==> flow/design.v (excerpt) <==
module adc_3008(clk, rst, cs, mosi, sck, miso, start, seg0, seg1, seg2, seg3, seg4, seg5);
Size: ~160 flip-flops, ~55 I/O pins, roughly 14000 µm² of cells after synthesis.
clock: 11.4 ns
lec_check: 0
cap_margin: 20
core_margin: 2
core_utilization: 60
setup_slack_margin: 3.32
slew_margin: 20
run.sh (not shown) runs the stock make flow with config.mk's settings and CLKGATE_MAP_FILE=.
The baseline went through all stages and came out clean.
Next try:
Settings changed: CORE_UTILIZATION 60 to 36, SETUP_SLACK_MARGIN 3.32 to default.
Clock period 11.4 ns to 12.6 ns, I/O delays scaled along.
Effect:
- The changed run ran to the end with no violations
- global-route usage shrinks by 11 points
- worst setup slack gets worse by 0.17 ns
- design area shrinks by 9.4%
- sequential share of layout area grows by 2.3 points
Next try:
Settings changed: CORE_UTILIZATION 36 to 40.
Clock period 12.6 ns to 20.0 ns, I/O delays scaled along.
Design area fell by 1.5%.
Flip-flop count is unchanged.
Synthesized cell count is unchanged.
Setup slack gets better by 7.0 ns.
Register-to-register slack gains 7.0 ns.
Non-clock buffer count drops by 9.
Fmax goes down by 3.2%.
Clock power drops by 41%.
Final cell count is lower by 3.0%.
Sequential share of layout area came out higher by 0.38 points.
Global-route usage goes up by 1.4 points.
Next try:
Settings changed: CELL_PAD_IN_SITES_DETAIL_PLACEMENT from default to 1, CORE_ASPECT_RATIO from default to 0.59, CTS_CLUSTER_DIAMETER from default to 30, GPL_ROUTABILITY_DRIVEN from default to 0, GPL_TIMING_DRIVEN from default to 0, HOLD_SLACK_MARGIN from default to 0.18.
Result: The new run ran to the end with no violations; clock-buffer cell count shrinks by 3; die size is about the same; maximum frequency shrinks by 8.2%; core utilization grows by 1.2 points; clock skew shrinks by 0.0034 ns; cell count grows by 3.3%; routed wire length grows by 32%; worst hold slack improved by 0.053 ns.


## alpha
The RTL this note starts from:
==> flow/design.v <==
module seven_seg(en,in,seg);
input [3:0] in;
input en;
output [7:0] seg;
reg [7:0] seg;
always@(en or in)
begin
 if (!en) seg=8'b11111111;
 else case(in)
 4'd0: seg=8'b11000000;
 4'd1: seg=8'b11111001;
 4'd2: seg=8'b10100100;
 4'd3: seg=8'b10110000;
 4'd4: seg=8'b10011001;
 4'd5: seg=8'b10010010;
 4'd6: seg=8'b10000010;
 4'd7: seg=8'b11011000;
 4'd8: seg=8'b10000000;
 4'd9: seg=8'b10010000;
 default: seg=8'b11111111;
 endcase
 end
 endmodule 
module seven_seg_dot (en,in,seg);
input [3:0] in;
input en;
output [7:0] seg;
reg [7:0] seg;
always@(en or in)
begin
 if (!en) seg=8'b11111111;
 else case(in)
 4'd0: seg=8'b01000000;
 4'd1: seg=8'b01111001;
 4'd2: seg=8'b00100100;
 4'd3: seg=8'b00110000;
 4'd4: seg=8'b00011001;
 4'd5: seg=8'b00010010;
 4'd6: seg=8'b00000010;
 4'd7: seg=8'b01011000;
 4'd8: seg=8'b00000000;
 4'd9: seg=8'b00010000;
 default: seg=8'b11111111;
 endcase
 end
 endmodule 
module bcd_8421 (clk, rst, data, unit, ten, hun, thou, ten_thou, hun_thou);
input clk, rst;
input [19:0] data;
output [3:0] unit, ten, hun, thou, ten_thou, hun_thou;
reg [5:0]  cnt_shift;
reg [43:0] data_shift;  
reg        shift_sig;
reg [3:0]  unit, ten, hun, thou, ten_thou, hun_thou;
always@(posedge clk or posedge rst)
if (rst)
cnt_shift <= 5'd0;
else if (cnt_shift == 5'd21 && shift_sig == 1'b0)
cnt_shift <= 5'd0;
else if (shift_sig == 1'b0)
cnt_shift <= cnt_shift +1'b1;
else 
cnt_shift <= cnt_shift;
always@(posedge clk or posedge rst)
if (rst)
data_shift <= 44'b0;
else if (cnt_shift == 5'd0 && shift_sig == 1'b0)
data_shift <= {24'd0, data};
else if ((cnt_shift <= 5'd20) && (shift_sig == 1'b1))
begin
data_shift[23:20] <= (data_shift[23:20] > 4'b0100)?(data_shift[23:20] + 4'b0011):(data_shift[23:20]);
data_shift[27:24] <= (data_shift[27:24] > 4'b0100)?(data_shift[27:24] + 4'b0011):(data_shift[27:24]);
data_shift[31:28] <= (data_shift[31:28] > 4'b0100)?(data_shift[31:28] + 4'b0011):(data_shift[31:28]);
data_shift[35:32] <= (data_shift[35:32] > 4'b0100)?(data_shift[35:32] + 4'b0011):(data_shift[35:32]);
data_shift[39:36] <= (data_shift[39:36] > 4'b0100)?(data_shift[39:36] + 4'b0011):(data_shift[39:36]);
data_shift[43:40] <= (data_shift[43:40] > 4'b0100)?(data_shift[43:40] + 4'b0011):(data_shift[43:40]);
end
else if ((cnt_shift <= 5'd20) && (shift_sig == 1'b0))
data_shift <= data_shift << 1;
else 
data_shift <= data_shift;
always@(posedge clk or posedge rst)
if(rst == 1'b1)
shift_sig <= 1'b1;
else 
shift_sig <= ~shift_sig;
always@(posedge clk or posedge rst)
if(rst)
begin
unit <= 4'd0;
ten  <= 4'd0;
hun  <= 4'd0;
thou <= 4'd0;
ten_thou <= 4'd0;
hun_thou <= 4'd0;
end
else if (cnt_shift == 5'd21)
begin
 unit  <= data_shift[23:20];
 ten   <= data_shift[27:24];
 hun   <= data_shift[31:28];
 thou  <= data_shift[35:32];
 ten_thou <= data_shift[39:36];
 hun_thou <= data_shift[43:40];
 end
 endmodule
module adc_3008(clk, rst, cs, mosi, sck, miso, start, seg0, seg1, seg2, seg3, seg4, seg5); 
input clk, rst;
input miso;
input start;
output reg cs;
output reg mosi, sck;
output [7:0] seg0, seg1, seg2, seg3, seg4, seg5;
reg [2:0] state;     
reg [7:0] cnt_clk;   
reg [4:0] cnt_sck;   
reg [3:0] cnt_bit;   
reg [2:0] cnt_byte; 
reg rd_sig;          
reg [10:0] data_reg; 
reg [9:0] data_out;  
reg send_data_sig;   
reg [31:0] cnt;      
reg start_sig;       
wire [3:0] unit;
wire [3:0] ten; 
wire [3:0] hun; 
wire [3:0] thou; 
wire [3:0] ten_thou;
wire [3:0] hun_thou;
wire [19:0] data_bcd;
wire [19:0] data_bcd_vol;
assign data_bcd = {10'b0, data_out};
assign data_bcd_vol = (data_bcd*20'd479)/20'd1023;
parameter [2:0] INTIAL = 3'd0,
                WAIT_START = 3'd1,
                WRITE = 3'd2,
		READ = 3'd3,
		WAIT_END = 3'd4,
		END = 3'd5;
parameter WR_IN = 11'b000001_10010;
parameter cnt_clk_max = 8'd219;
parameter cnt_max = 32'd1_999;
always@(posedge clk or posedge rst)
if (rst)
cnt <= 32'd0;
else if (cnt == cnt_max)
cnt <= 32'd0;
else if (start == 1'b1)
cnt <= cnt + 1'b1;
always@(posedge clk or posedge rst)
if (rst)
start_sig <= 1'b0;
else if (start == 1'b1 && cnt == cnt_max)  
start_sig <= 1'b1;
else 
start_sig <= 1'b0;
always@(posedge clk or posedge rst)
if (rst)
state <= INTIAL;
else 
case(state)
INTIAL: if (start_sig == 1'b1)
        state <= WAIT_START;
		  else 
		  state <= INTIAL;
WAIT_START: if (cnt_byte == 3'd0 && cnt_clk == cnt_clk_max)
            state <= WRITE;
            else 
            state <= WAIT_START;			
WRITE: if (cnt_byte == 3'd1 && cnt_clk == cnt_clk_max)
       state <= READ;
	   else 
	   state <= WRITE;
READ: if (cnt_byte == 3'd2 && cnt_clk == cnt_clk_max)
      state <= WAIT_END;
      else 
      state <= READ;	  
WAIT_END: if (cnt_byte == 3'd3 && cnt_clk == cnt_clk_max)
          state <= END;
		    else 
		    state <= WAIT_END;
END: if (cnt_byte == 3'd4 && cnt_clk == cnt_clk_max)
     state <= INTIAL;
     else 
     state <= END;
default: state <= INTIAL;
endcase
always@(posedge clk or posedge rst)
if (rst)
cnt_clk <= 8'd0;
else if (state == INTIAL)
cnt_clk <= 8'd0;
else if (cnt_clk == cnt_clk_max) 
cnt_clk <= 8'd0;
else if (state != INTIAL)
cnt_clk <= cnt_clk + 1'b1;
always@(posedge clk or posedge rst)
if (rst)
cnt_byte <= 3'd0;
else if (cnt_byte == 3'd4 && cnt_clk == cnt_clk_max)
cnt_byte <= 3'd0;
else if (cnt_clk == cnt_clk_max)
cnt_byte <= cnt_byte + 1'b1;
always@(posedge clk or posedge rst)
if (rst)
cnt_sck <= 5'd0;
else if (state == WRITE && cnt_byte == 3'd1 && cnt_sck == 5'd19)
cnt_sck <= 5'd0;
else if (state ==READ && cnt_byte == 3'd2 && cnt_sck == 5'd19)
cnt_sck <= 5'd0;
else if (state == WRITE && cnt_byte == 3'd1)
cnt_sck <= cnt_sck + 1'b1;
else if (state ==READ && cnt_byte == 3'd2)
cnt_sck <= cnt_sck + 1'b1;
else 
cnt_sck <= 1'b0;
always@(posedge clk or posedge rst)
if (rst)
sck <= 1'b0;
else if (cnt_sck == 5'd0 && cnt_byte == 3'd3)
sck <= 1'b0;
else if (cnt_sck == 5'd0 && cnt_byte == 3'd1 && cnt_bit >= 4'd5)
sck <= 1'b0;
else if (cnt_sck == 5'd10 && cnt_byte == 3'd1 && cnt_bit >= 4'd5)
sck <= 1'b1;
else if (cnt_sck == 5'd0 && cnt_byte == 3'd2)
sck <= 1'b0;
else if (cnt_sck == 5'd10 && cnt_byte == 3'd2)
sck <= 1'b1;
else 
sck <= sck;
always@(posedge clk or posedge rst)
if (rst)
cnt_bit <= 4'd0;
else if (cnt_bit == 4'd10 && cnt_sck == 5'd10)
cnt_bit <= 4'd0;
else if (cnt_sck == 5'd10)
cnt_bit <= cnt_bit + 1'b1;
always@(posedge clk or posedge rst)
if (rst)
cs <= 1'b1;
else if (start_sig == 1'b1)
cs <= 1'b0;
else if (cnt_byte == 3'd3 && cnt_clk == cnt_clk_max && state == WAIT_END)
cs <= 1'b1;
always@(posedge clk or posedge rst)
if (rst)
mosi <= 1'b0;
else if (state == WRITE && cnt_byte == 4'd1 && cnt_sck == 5'd0)
mosi <= WR_IN[10-cnt_bit];
else if (state != WRITE)
mosi <= 1'b0;
always@(posedge clk or posedge rst)
if (rst)
rd_sig <= 1'b0;
else if (state == READ && cnt_byte == 4'd2 && cnt_sck == 5'd9)
rd_sig <= 1'b1;
else 
rd_sig <= 1'b0;
always@(posedge clk or posedge rst)
if (rst)
data_reg <= 11'd0;
else if (rd_sig == 1'b1)
data_reg <= {data_reg[9:0], miso};
always@(posedge clk or posedge rst)
if (rst)
send_data_sig <= 1'b0;
else if (cnt_byte == 4'd2 && cnt_clk == cnt_clk_max)
send_data_sig <= 1'b1;
else 
send_data_sig <= 1'b0;
always@(posedge clk or posedge rst)
if (rst)
data_out <= 10'd0;
else if (send_data_sig == 1'b1)
data_out <= data_reg[9:0];
else 
data_out <= data_out;
bcd_8421 bcd_8421_inst(
.clk(clk), 
.rst(rst), 
.data(data_bcd_vol), 
.unit(unit), 
.ten(ten), 
.hun(hun), 
.thou(thou), 
.ten_thou(ten_thou), 
.hun_thou(hun_thou)
);
seven_seg s0(
.en(1'b1),
.in(unit), 
.seg(seg0));
seven_seg s1(
.en(1'b1),
.in(ten), 
.seg(seg1));
seven_seg_dot s2(
.en(1'b1),
.in(hun), 
.seg(seg2));
seven_seg s3(
.en(1'b1),
.in(thou), 
.seg(seg3));
seven_seg s4(
.en(1'b1),
.in(ten_thou), 
.seg(seg4));
seven_seg s5(
.en(1'b1),
.in(hun_thou), 
.seg(seg5));
endmodule
export LEC_CHECK = 0
export ABC_AREA = 1
export CAP_MARGIN = 20
export CORE_ASPECT_RATIO = 1.05
export CORE_MARGIN = 2
export CORE_UTILIZATION = 66
export CTS_CLUSTER_DIAMETER = 222
export CTS_CLUSTER_SIZE = 72
export SETUP_SLACK_MARGIN = 1.82
export SLEW_MARGIN = 20
create_clock -name core_clock -period 7.0 [get_ports {clk}]
Final checks on alpha, whose flow otherwise completed, came back failing, citing setup timing.
Modified inputs, beta compared to alpha
Settings: CORE_UTILIZATION now 72, was 66; SETUP_SLACK_MARGIN no longer set, was 1.82; the clock period (ns, I/O delays scaled along) now 9.27, was 7.0.
[summary]
- beta failed in global routing (5_1_grt) with GRT-0232.
- Comparing beta against alpha, there is no change at all in number of synthesized register bits.
- beta has die size below what alpha had.
- Height of the chip in beta is about 4% below alpha.
What gamma does differently from beta at the input level:
Settings: removing CORE_ASPECT_RATIO (formerly 1.05); setting PLACE_DENSITY to 0.36 for the first time; removing CTS_CLUSTER_SIZE (formerly 72); changing CTS_CLUSTER_DIAMETER from 222 to 79; changing the clock period (ns, I/O delays scaled along) from 9.27 to 9.93.
### Flow results
Post-synthesis sequential element count: gamma vs beta identical. Post-DP HPWL delta for gamma relative to beta: 10% lower. gamma had finished all stages when the layout checks came back failing, citing setup timing. Area of the chip: gamma vs beta, no meaningful difference. Yosys cell count essentially unchanged between beta and gamma. The post-synth design cell area on beta is in line with that on gamma. In gamma relative to beta, placed cell area had gone down by a little under 10%. gamma gives more core area than beta did. The number of placement rows in gamma sits about 2% below the value recorded for beta.
Power figures rest on the tool's default switching activity, not on a simulated workload.
